==> build 63 <==
==> flow/design.v <==
module alu (
    input  [18:0] a,
    input  [18:0] b,
    input  [4:0]  opcode,
    output reg [37:0] outau
);
always @(*) begin
    case (opcode)
        5'b00000: outau = {19'b0, a + b};         
        5'b00001: outau = {19'b0, a - b};         
        5'b00010: outau = a * b;                  
        5'b00011: outau = (b != 0) ? {19'b0, a / b} : 38'b0;  
        5'b00100: outau = {19'b0, a + 19'd1};     
        5'b00101: outau = {19'b0, a - 19'd1};     
        5'b00110: outau = {19'b0, a & b};         
        5'b00111: outau = {19'b0, a | b};         
        5'b01000: outau = {19'b0, a ^ b};         
        5'b01001: outau = {19'b0, ~a};            
        default : outau = 38'b0;                  
    endcase
end
endmodule
module program_counter (
    input clk,
    input rst,
    input pc_enable,
    input [1:0] pc_sel,            
    input [18:0] target_addr,      
    output reg [18:0] pc
);
always @(posedge clk or posedge rst) begin
    if (rst) begin
        pc <= 19'd0;
    end 
    else if (pc_enable) begin
        case (pc_sel)
            2'b00: pc <= pc + 1;         
            2'b01: pc <= target_addr;        
            2'b10: pc <= target_addr;        
            2'b11: pc <= target_addr;        
        endcase
    end
end
endmodule
module inst_reg (
    input clk,
    input load_IR,
    input [18:0] ins,               
    output reg [4:0] opcode,        
    output reg [3:0] rs1, rs2, rd,  
    output reg [13:0] addr_imm,     
    output reg [5:0] branch_offset  
);
    localparam OPC_ADD   = 5'd0,
               OPC_SUB   = 5'd1,
               OPC_MUL   = 5'd2,
               OPC_DIV   = 5'd3,
               OPC_INC   = 5'd4,
               OPC_DEC   = 5'd5,
               OPC_AND   = 5'd6,
               OPC_OR    = 5'd7,
               OPC_XOR   = 5'd8,
               OPC_NOT   = 5'd9,
               OPC_LD    = 5'd10,
               OPC_ST    = 5'd11,
               OPC_BEQ   = 5'd12,
               OPC_BNE   = 5'd13,
               OPC_JMP   = 5'd14,
               OPC_CALL  = 5'd15;
    always @(posedge clk) begin
        if (load_IR) begin
            opcode <= ins[18:14];
            rs1 <= 4'd0;
            rs2 <= 4'd0;
            rd <= 4'd0;
            addr_imm <= 14'd0;
            branch_offset <= 6'd0;
            case (ins[18:14])
                OPC_ADD, OPC_SUB, OPC_MUL, OPC_DIV,
                OPC_INC, OPC_DEC, OPC_AND, OPC_OR,
                OPC_XOR, OPC_NOT: begin
                    rs1 <= ins[13:10];
                    rs2 <= ins[9:6];
                    rd  <= ins[5:2];
                end
                OPC_LD, OPC_ST: begin
                    rs1 <= ins[13:10];             
                    rs2 <= ins[9:6];               
                    addr_imm <= {8'd0, ins[5:0]};  
                end
                OPC_BEQ, OPC_BNE: begin
                    rs1 <= ins[13:10];            
                    rs2 <= ins[9:6];              
                    branch_offset <= ins[5:0];    
                end
                OPC_JMP, OPC_CALL: begin
                    addr_imm <= ins[13:0];        
                end
                default: begin
                end
            endcase
        end
    end
endmodule
module reg_file (
    input clk,
    input rst,
    input reg_write,                  
    input [4:0] read_reg1,            
    input [4:0] read_reg2,            
    input [4:0] write_reg,            
    input [18:0] write_data,          
    output [18:0] read_data1,         
    output [18:0] read_data2          
);
    reg [18:0] registers [0:31];
    assign read_data1 = registers[read_reg1];
    assign read_data2 = registers[read_reg2];
    integer i;
    always @(posedge clk or posedge rst) begin
        if (rst) begin
            for (i = 0; i < 32; i = i + 1)
                registers[i] <= 19'd0;
        end else if (reg_write) begin
                        registers[write_reg] <= write_data;
        end
    end
endmodule
module control_unit (
    input clk, rst,
    input [4:0] opcode,                     	 
    input regs_equal,				 
    output reg mem_read,			 
    output reg mem_write,			 
    output reg reg_write,			 
    output reg load_IR,				 
    output reg pc_enable,			 
    output reg [4:0] ALU_op,			 
    output reg [1:0] pc_sel,			 
    output halted				 
);
    parameter FETCH = 3'b000, EXECUTE = 3'b001, MEMORY = 3'b010,
              WRITBK = 3'b011, CONTROL = 3'b100, HALT = 3'b101;
    reg [2:0] state, next_state;
    assign halted = (state == HALT);
    always @(posedge clk or posedge rst) begin
        if (rst)
            state <= FETCH;
        else
            state <= next_state;
    end
    always @(*) begin
        case (state)
            FETCH: next_state = EXECUTE;
            EXECUTE: begin
                case (opcode)
                    5'b01010, 5'b01011: next_state = MEMORY;   				 
                    5'b01100, 5'b01101, 5'b01110, 5'b01111: next_state = CONTROL;	 
                    5'b00000, 5'b00001, 5'b00010, 5'b00011, 5'b00100,
                    5'b00101, 5'b00110, 5'b00111, 5'b01000, 5'b01001: next_state = WRITBK;  
                    5'b11111: next_state = HALT;					 
                    default: next_state = FETCH;					 
                endcase
            end
            MEMORY: begin
                if (opcode == 5'b01010)
                    next_state = WRITBK;	  
                else
                    next_state = FETCH;  	 
            end
            WRITBK: next_state = FETCH;
            CONTROL: next_state = FETCH;
            HALT: next_state = HALT;
            default: next_state = FETCH;
        endcase
    end
    always @(*) begin
        mem_read = 0;
        mem_write = 0;
        reg_write = 0;
        load_IR = 0;
        pc_enable = 0;
        ALU_op = 5'b00000;
        pc_sel = 2'b00;
        case (state)
            FETCH: begin
                mem_read = 1;
                load_IR = 1;
                pc_enable = 1;
                pc_sel = 2'b00;
            end
            EXECUTE: begin
                ALU_op = opcode;
            end
            MEMORY: begin
                if (opcode == 5'b01010)
                    mem_read = 1;        
                else
                    mem_write = 1;       
            end
            WRITBK: begin
                ALU_op = opcode;
                if (opcode != 5'b01011)  
                    reg_write = 1;
            end
            CONTROL: begin
                case (opcode)
                    5'b01100: begin pc_enable = regs_equal;  pc_sel = 2'b01; end  
                    5'b01101: begin pc_enable = !regs_equal; pc_sel = 2'b01; end  
                    5'b01110, 5'b01111: begin pc_enable = 1; pc_sel = 2'b10; end  
                    default: ;
                endcase
            end
            default: ;
        endcase
    end
endmodule
module top_module (
    input clk,
    input rst,
    output [18:0] imem_addr,               
    input  [18:0] imem_rdata,              
    output [8:0]  dmem_addr,               
    input  [18:0] dmem_rdata,              
    output [18:0] dmem_wdata,              
    output        dmem_we,                 
    output        halt                     
);
    wire [4:0] opcode;
    wire [3:0] rs1, rs2, rd;
    wire [13:0] addr_imm;
    wire [5:0] branch_offset;
    wire [4:0] alu_opcode;
    wire [1:0] pc_sel;
    wire [18:0] reg_data1, reg_data2;
    wire [37:0] alu_result;
    wire mem_read, mem_write, reg_write, load_IR, pc_enable;
    wire [18:0] pc_value;
    wire [18:0] target_addr;
    reg [18:0] mem_read_data;
    always @(posedge clk) begin
        if (mem_read)
            mem_read_data <= dmem_rdata;
    end
    wire is_load = (opcode == 5'b01010);
    wire [3:0]  wb_reg  = is_load ? rs2 : rd;
    wire [18:0] wb_data = is_load ? mem_read_data : alu_result[18:0];
    wire [18:0] ea      = reg_data1 + {5'd0, addr_imm};
    assign imem_addr  = pc_value;
    assign dmem_addr  = ea[8:0];
    assign dmem_wdata = reg_data2;
    assign dmem_we    = mem_write;
    assign target_addr = (pc_sel == 2'b01) ? (pc_value + {{13{branch_offset[5]}}, branch_offset}) : {5'd0, addr_imm};
    program_counter PC (
        .clk(clk),
        .rst(rst),
        .pc_enable(pc_enable),
        .pc_sel(pc_sel),
        .target_addr(target_addr),
        .pc(pc_value)
    );
    inst_reg IR (
        .clk(clk),
        .load_IR(load_IR),
        .ins(imem_rdata),
        .opcode(opcode),
        .rs1(rs1),
        .rs2(rs2),
        .rd(rd),
        .addr_imm(addr_imm),
        .branch_offset(branch_offset)
    );
    control_unit CU (
        .clk(clk),
        .rst(rst),
        .opcode(opcode),
        .regs_equal(reg_data1 == reg_data2),
        .mem_read(mem_read),
        .mem_write(mem_write),
        .reg_write(reg_write),
        .load_IR(load_IR),
        .pc_enable(pc_enable),
        .ALU_op(alu_opcode),
        .pc_sel(pc_sel),
        .halted(halt)
    );
    reg_file RF (
        .clk(clk),
        .rst(rst),
        .reg_write(reg_write),
        .read_reg1({1'b0, rs1}),
        .read_reg2({1'b0, rs2}),
        .write_reg({1'b0, wb_reg}),
        .write_data(wb_data),
        .read_data1(reg_data1),
        .read_data2(reg_data2)
    );
    alu ALU (
        .a(reg_data1),
        .b(reg_data2),
        .opcode(alu_opcode),
        .outau(alu_result)
    );
endmodule
==> flow/run.sh <==
#!/bin/bash
# the make line also repeats each setting of config.mk as NAME=value (left out here)
make -C /OpenROAD-flow-scripts/flow DESIGN_CONFIG=/design/flow/config.mk WORK_HOME=/design/flow/orfs CLKGATE_MAP_FILE= finish
==> flow/config.mk <==
export PLATFORM = sky130hd
export DESIGN_NAME = top_module
export DESIGN_NICKNAME = top_module
export VERILOG_FILES = /design/flow/design.v
export SDC_FILE = /design/flow/constraint.sdc
export NUM_CORES = 4
export LEC_CHECK = 0
export ABC_AREA = 1
export CAP_MARGIN = 5
export CORE_MARGIN = 2
export CORE_UTILIZATION = 72
export CTS_CLUSTER_DIAMETER = 352
export CTS_CLUSTER_SIZE = 96
export PLACE_DENSITY = 0.4
export SETUP_SLACK_MARGIN = -1.82
export SLEW_MARGIN = 20
export TNS_END_PERCENT = 10
==> flow/constraint.sdc <==
create_clock -name core_clock -period 21.1 [get_ports {clk}]
set_input_delay 4.2200 -clock core_clock [delete_from_list [all_inputs] [get_ports {clk}]]
set_output_delay 4.2200 -clock core_clock [all_outputs]
set_load 0.01 [all_outputs]
==> build 74: changes against build 63 <==
Settings changed: ABC_AREA 1 to unset, CAP_MARGIN 5 to 20, CTS_CLUSTER_DIAMETER 352 to 233, CTS_CLUSTER_SIZE 96 to unset, HOLD_SLACK_MARGIN set to -0.08, PLACE_DENSITY 0.4 to unset, SETUP_SLACK_MARGIN -1.82 to 3.8, TNS_END_PERCENT 10 to 5.
==> flow/constraint.sdc (replaced) <==
create_clock -name core_clock -period 39.5 [get_ports {clk}]
set_input_delay 7.9000 -clock core_clock [delete_from_list [all_inputs] [get_ports {clk}]]
set_output_delay 7.9000 -clock core_clock [all_outputs]
set_load 0.01 [all_outputs]
==> build 17: changes against build 63 <==
Settings changed: ABC_AREA 1 to unset, CAP_MARGIN 5 to 20, CORE_UTILIZATION 72 to 40, CTS_CLUSTER_DIAMETER 352 to unset, CTS_CLUSTER_SIZE 96 to unset, PLACE_DENSITY 0.4 to unset, SETUP_SLACK_MARGIN -1.82 to unset, TNS_END_PERCENT 10 to unset.
==> flow/constraint.sdc (replaced) <==
create_clock -name core_clock -period 38.5 [get_ports {clk}]
set_input_delay 7.7000 -clock core_clock [delete_from_list [all_inputs] [get_ports {clk}]]
set_output_delay 7.7000 -clock core_clock [all_outputs]
set_load 0.01 [all_outputs]
==> trial 47: changes against build 63 <==
Settings changed: CAP_MARGIN 5 to 20, CORE_ASPECT_RATIO set to 0.5, CORE_UTILIZATION 72 to 69, CTS_CLUSTER_DIAMETER 352 to unset, PLACE_DENSITY 0.4 to unset, SETUP_SLACK_MARGIN -1.82 to unset, TNS_END_PERCENT 10 to 15.
==> flow/constraint.sdc (replaced) <==
create_clock -name core_clock -period 11.8 [get_ports {clk}]
set_input_delay 2.3600 -clock core_clock [delete_from_list [all_inputs] [get_ports {clk}]]
set_output_delay 2.3600 -clock core_clock [all_outputs]
set_load 0.01 [all_outputs]
==> results <==
| item | build 63 | trial 47 | build 74 | build 17 |
|---|---|---|---|---|
| Status | aborted with a tool error | aborted with a tool error | no timing/DRC/antenna violations | no timing/DRC/antenna violations |
| Failing step | global routing | global routing | - | - |
| Pre-CTS setup slack | -16.07 ns | -25.56 ns | -0.726 ns | -0.771 ns |
| Hold crit path type | - | - | flop to flop | flop to flop |
| # rows | 85 | 61 | 86 | 115 |
| Logic depth of the worst register-to-register path | - | - | 194 | 198 |
| Synth Area in Simple Gates | 29.6% | 29.6% | 17.9% | 17.9% |
| Critical register-to-register path startpoint | - | - | IR.rs2[2] | IR.rs2[3] |
| WS Path Type | - | - | flop to flop | flop to flop |
| Inverter count | - | - | 308 | 308 |
| Final setup violation count | - | - | 0 | 0 |
| Area fraction in mux cells | 0% | 0% | 4.98% | 4.98% |
| Worst Setup SP | - | - | IR.rs2[2] | IR.rs2[3] |
| Final Hold Fails | - | - | 0 | 0 |
| Total negative slack | - | - | 0 ns | 0 ns |
| Final Hold Slack | - | - | 0.469 ns | 0.441 ns |
| Sequential cell area | - | - | 0.00990 sq mm | 0.00990 sq mm |
| CTS resizes | 180 | 151 | 80 | 27 |
| WHS Endpoint | - | - | CU.state[2] | CU.state[2] |
| Final core utilization | - | - | 82.5% | 48.2% |
| Worst setup margin | - | - | 1.52 ns | 1.17 ns |
| Path length in cells of the critical path | - | - | 194 | 198 |
| Well-tap cell count | - | - | 704 | 1287 |
